Setup of blue:
// top
module top (
    input clk,                   
    input mode,                  
    input song,                  
    input plus,                  
    input minus,                 
    input rst,                   
    input set,                   
    input refer,                 
    input player1,               
    input player2,               
    output reg [8:0] rope,       
    output reg [1:0] sel,        
    output reg [1:0] ledr,       
    output reg [1:0] ledg,       
    output reg [1:0] ledb,       
    output reg [3:0] ledop,      
    output reg [7:0] segdata1,   
    output reg [7:0] segdata0,   
    output reg [7:0] seg,        
    output reg [7:0] sel8,       
    output reg ledplayer1,       
    output reg ledplayer2,       
    output reg buzzer,           
    output reg round_indicator_1, 
    output reg round_indicator_2 
);
wire playsong;                   
wire song_pulse;                 
wire mode_pulse;                 
wire plus_pulse;                 
wire minus_pulse;                
wire set_pulse;                  
wire refer_pulse;                
wire player1_pulse;              
wire player2_pulse;              
wire [1:0] led_slowgreen;        
wire [3:0] led_midyellow;        
wire [1:0] led_fastred;          
wire [8:0] led_rope_afk1;        
wire [1:0] led_win_afk1;         
wire [1:0] led_test_afk1;        
  ...
clock: 8.73 ns
lec_check: 0
cap_margin: 20
core_margin: 2
core_utilization: 66
cts_cluster_size: 54
gpl_routability_driven: 0
place_density_lb_addon: 0.02
slew_margin: 0
run.sh (not shown) runs the stock make flow with config.mk's settings and CLKGATE_MAP_FILE=.
Input changes introduced in red (baseline for comparison: blue):
# blue
export LEC_CHECK = 0
export CAP_MARGIN = 20
export CORE_MARGIN = 2
export CORE_UTILIZATION = 66
export CTS_CLUSTER_SIZE = 54
export GPL_ROUTABILITY_DRIVEN = 0
export PLACE_DENSITY_LB_ADDON = 0.02
export SLEW_MARGIN = 0
create_clock -name core_clock -period 8.73 [get_ports {clk}]
# red
export LEC_CHECK = 0
export CAP_MARGIN = 20
export CORE_MARGIN = 2
export CORE_UTILIZATION = 40
export PLACE_DENSITY = 0.6
export SLEW_MARGIN = 20
create_clock -name core_clock -period 5.01 [get_ports {clk}]
Findings:
In the reports for blue and red, the smaller worst hold slack belongs to red. blue -> red: total power increased by more than half. Re register bit count reported by yosys: no difference whatsoever between red and blue. Design area | red above blue. The final report for red shows a completed flow and a layout that fails verification, specifically setup timing.

* * *

top again, from the RTL that the note above started with.
clock: 4.51 ns
lec_check: 0
abc_area: 1
cap_margin: 30
cell_pad_in_sites_detail_placement: 0
core_margin: 2
core_utilization: 72
cts_cluster_diameter: 156
gpl_routability_driven: 1
max_routing_layer: met4
place_density_lb_addon: 0.13
setup_slack_margin: 1.34
slew_margin: 20
tns_end_percent: 80
The first run finished with negative setup slack left.
Then changed:
==> flow/config.mk (replaced) <==
export PLATFORM = sky130hd
export DESIGN_NAME = top
export DESIGN_NICKNAME = top
export VERILOG_FILES = /design/flow/design.v
export SDC_FILE = /design/flow/constraint.sdc
export NUM_CORES = 4
export LEC_CHECK = 0
export CAP_MARGIN = 30
export CELL_PAD_IN_SITES_DETAIL_PLACEMENT = 0
export CORE_MARGIN = 4
export CORE_UTILIZATION = 58
export GPL_ROUTABILITY_DRIVEN = 1
export MAX_ROUTING_LAYER = met4
export SLEW_MARGIN = 0
export TNS_END_PERCENT = 80
==> flow/constraint.sdc (replaced) <==
create_clock -name core_clock -period 5.61 [get_ports {clk}]
set_input_delay 1.1220 -clock core_clock [delete_from_list [all_inputs] [get_ports {clk}]]
set_output_delay 1.1220 -clock core_clock [all_outputs]
set_load 0.01 [all_outputs]
Outcome: The new run completed with no timing, DRC or antenna violations; die size rose by 26%; wire length fell by 32%; worst setup slack is better by 460 ps; utilization fell by 21 points; non-clock buffer count fell by 271; total power fell by 5.7%; global-route usage fell by 15 points; final area fell by 7.3%; combinational power fell by 13%.
Then changed:
==> flow/config.mk (replaced) <==
export PLATFORM = sky130hd
export DESIGN_NAME = top
export DESIGN_NICKNAME = top
export VERILOG_FILES = /design/flow/design.v
export SDC_FILE = /design/flow/constraint.sdc
export NUM_CORES = 4
export LEC_CHECK = 0
export CAP_MARGIN = 20
export CORE_MARGIN = 2
export CORE_UTILIZATION = 59
export SLEW_MARGIN = 20
==> flow/constraint.sdc (replaced) <==
create_clock -name core_clock -period 5.09 [get_ports {clk}]
set_input_delay 1.0180 -clock core_clock [delete_from_list [all_inputs] [get_ports {clk}]]
set_output_delay 1.0180 -clock core_clock [all_outputs]
set_load 0.01 [all_outputs]
Now the flow completed and failed the layout checks on negative setup slack.
Non-clock buffer count climbs by 71.
First-iteration DRC count drops by 1.6%.
Setup slack loses 410 ps.
Core utilization climbs by 2.0 points.
Area after synthesis stays the same.
Maximum frequency climbs by 2.1%.
Clock-buffer cell count drops by 13.
Via count climbs by 0.90%.

* * *

job 299:
top again, from the RTL that the note above started with.
// top
module top (
    input clk,                   
    input mode,                  
    input song,                  
    input plus,                  
    input minus,                 
    input rst,                   
    input set,                   
    input refer,                 
    input player1,               
    input player2,               
    output reg [8:0] rope,       
    output reg [1:0] sel,        
    output reg [1:0] ledr,       
    output reg [1:0] ledg,       
    output reg [1:0] ledb,       
    output reg [3:0] ledop,      
    output reg [7:0] segdata1,   
    output reg [7:0] segdata0,   
    output reg [7:0] seg,        
    output reg [7:0] sel8,       
    output reg ledplayer1,       
    output reg ledplayer2,       
    output reg buzzer,           
    output reg round_indicator_1, 
    output reg round_indicator_2 
);
clock: 4.38 ns
lec_check: 0
abc_area: 1
cap_margin: 20
core_margin: 2
core_utilization: 72
cts_cluster_diameter: 55
cts_cluster_size: 42
place_density_lb_addon: 0.01
setup_slack_margin: 1.29
slew_margin: 20
tns_end_percent: 5
STATUS run=job 299 STAGES=ALL_DONE FINAL_CHECKS=FAILED CAUSE=setup timing
Here is what was changed in the inputs of job 5838 compared with job 299.
==> flow/config.mk <==
export PLATFORM = sky130hd
export DESIGN_NAME = top
export DESIGN_NICKNAME = top
export VERILOG_FILES = /design/flow/design.v
export SDC_FILE = /design/flow/constraint.sdc
export NUM_CORES = 4
export LEC_CHECK = 0
export CAP_MARGIN = 20
export CORE_MARGIN = 2
export CORE_UTILIZATION = 72
export CTS_CLUSTER_SIZE = 36
export SETUP_SLACK_MARGIN = 0.8
export SLEW_MARGIN = 20
==> flow/constraint.sdc <==
create_clock -name core_clock -period 5.09 [get_ports {clk}]
set_input_delay 1.0180 -clock core_clock [delete_from_list [all_inputs] [get_ports {clk}]]
set_output_delay 1.0180 -clock core_clock [all_outputs]
set_load 0.01 [all_outputs]
Findings:
Job 5838 vs job 299 — area of all placed cells without fillers dropped about 4.3%. [flow] job 5838 | stages: complete | final checks: fail | reason: setup timing. A cell at the slowest stage of the critical path of o41ai_4 is what job 5838 shows, while dfrtp_1 belongs to job 299. Sequential share of cell area (job 5838 over job 299): increase, 1.7 points. On job 5838: portion of the clock cycle consumed by the worst path in the final layout is 2.9 points lower than what job 299 gave. Job 5838 — worst setup slack 0.093 ns higher, job 299 as reference. From job 299 to job 5838 the numbers moved as follows: pin slew with the least headroom to its limit picked up an extra 0.056 ns, fmax lost 12%, routed wire length lost about 14%, first-pass GRT wire length lost 12%. Switching power as a share of total power was higher in job 5838 than in job 299. Comparing job 299 and job 5838, the lower via count is on job 5838. Final critical-path required period: job 5838 vs job 299 up 0.62 ns.
Changes in job 5952 relative to job 5838:
--- a/flow/config.mk
+++ b/flow/config.mk
@@ -9,5 +9,4 @@
 export CORE_MARGIN = 2
-export CORE_UTILIZATION = 72
-export CTS_CLUSTER_SIZE = 36
-export SETUP_SLACK_MARGIN = 0.8
+export CORE_UTILIZATION = 40
+export PLACE_DENSITY = 0.6
 export SLEW_MARGIN = 20
==> flow/constraint.sdc <==
create_clock -name core_clock -period 7.79 [get_ports {clk}]
set_input_delay 1.5580 -clock core_clock [delete_from_list [all_inputs] [get_ports {clk}]]
set_output_delay 1.5580 -clock core_clock [all_outputs]
set_load 0.01 [all_outputs]
==> comparison <==
Re logic depth of the worst register-to-register path: job 5952 is 3.6% up on job 5838.
Job 5838 reports its standard cell with the maximum stage delay on the critical path as o41ai_4 while job 5952 reports ha_1.
The lower share of total power in sequential cells of job 5838 and job 5952 is in job 5952.
Sort job 5838 and job 5952 by relative contribution of combinational cells to total power, descending, and job 5838 comes first.
Compared to job 5838, the routing of job 5952 uses less wire.
Out of job 5838 and job 5952, the only run to close with the timing, design-rule and antenna checks passing was job 5952.
From job 5838 to job 5952 the numbers moved as follows: net count of the finished layout fell 145, count of inserted antenna diode cells has decreased, fmax now sits lower.
diff inputs: job 5952 => job 3790
--- a/flow/config.mk
+++ b/flow/config.mk
@@ -9,4 +9,4 @@
 export CORE_MARGIN = 2
-export CORE_UTILIZATION = 40
-export PLACE_DENSITY = 0.6
+export CORE_UTILIZATION = 70
+export CTS_CLUSTER_SIZE = 35
 export SLEW_MARGIN = 20
==> flow/constraint.sdc <==
create_clock -name core_clock -period 6.49 [get_ports {clk}]
set_input_delay 1.2980 -clock core_clock [delete_from_list [all_inputs] [get_ports {clk}]]
set_output_delay 1.2980 -clock core_clock [all_outputs]
set_load 0.01 [all_outputs]
- Number of clock buffers in the layout in job 3790 is 2 below job 5952.
- Core util | job 3790 vs job 5952 | job 3790 higher
- From job 5952 to job 3790 the numbers moved as follows: die size shrank by 42%, internal power grew by 1400 µW, setup slack shrank by 1.09 ns.
Edits applied to the flow inputs when going from job 3790 to job 9259:
--- a/flow/config.mk
+++ b/flow/config.mk
@@ -9,4 +9,5 @@
 export CORE_MARGIN = 2
-export CORE_UTILIZATION = 70
-export CTS_CLUSTER_SIZE = 35
+export CORE_UTILIZATION = 69
+export CTS_CLUSTER_DIAMETER = 253
+export PLACE_DENSITY = 0.6
 export SLEW_MARGIN = 20
==> flow/constraint.sdc <==
create_clock -name core_clock -period 5.66 [get_ports {clk}]
set_input_delay 1.1320 -clock core_clock [delete_from_list [all_inputs] [get_ports {clk}]]
set_output_delay 1.1320 -clock core_clock [all_outputs]
set_load 0.01 [all_outputs]
Results
- Looking at the reports, job 9259 completed the entire flow and the layout it produced met the timing, design-rule and antenna checks.
- Compared with job 3790, job 9259 shows a growth of design area from synthesis to finish that is 1.4 points higher.
- The logic gate fraction of the total cell area number comes out lower for job 9259 vs job 3790.
- Summary — transition time of the tightest slew-check pin, job 9259 relative to job 3790: higher, by 0.079 ns.
- Maximum fanout along the worst path: lower on job 9259
- Comparing job 3790 and job 9259, the lower combinational share of power was measured on job 9259.
- Per the comparison of job 9259 with job 3790, worst setup slack now sits lower; met1 demand-to-capacity share in global routing increased by 0.37 points relative to the old numbers; first-pass GRT wire length moved up; number of fillers in the final layout moved up.
- Comparing job 3790 and job 9259, clock group share of total power is higher on job 9259.
- The via count was comparable across job 3790 and job 9259.
Power is estimated from default activity; no workload was simulated.
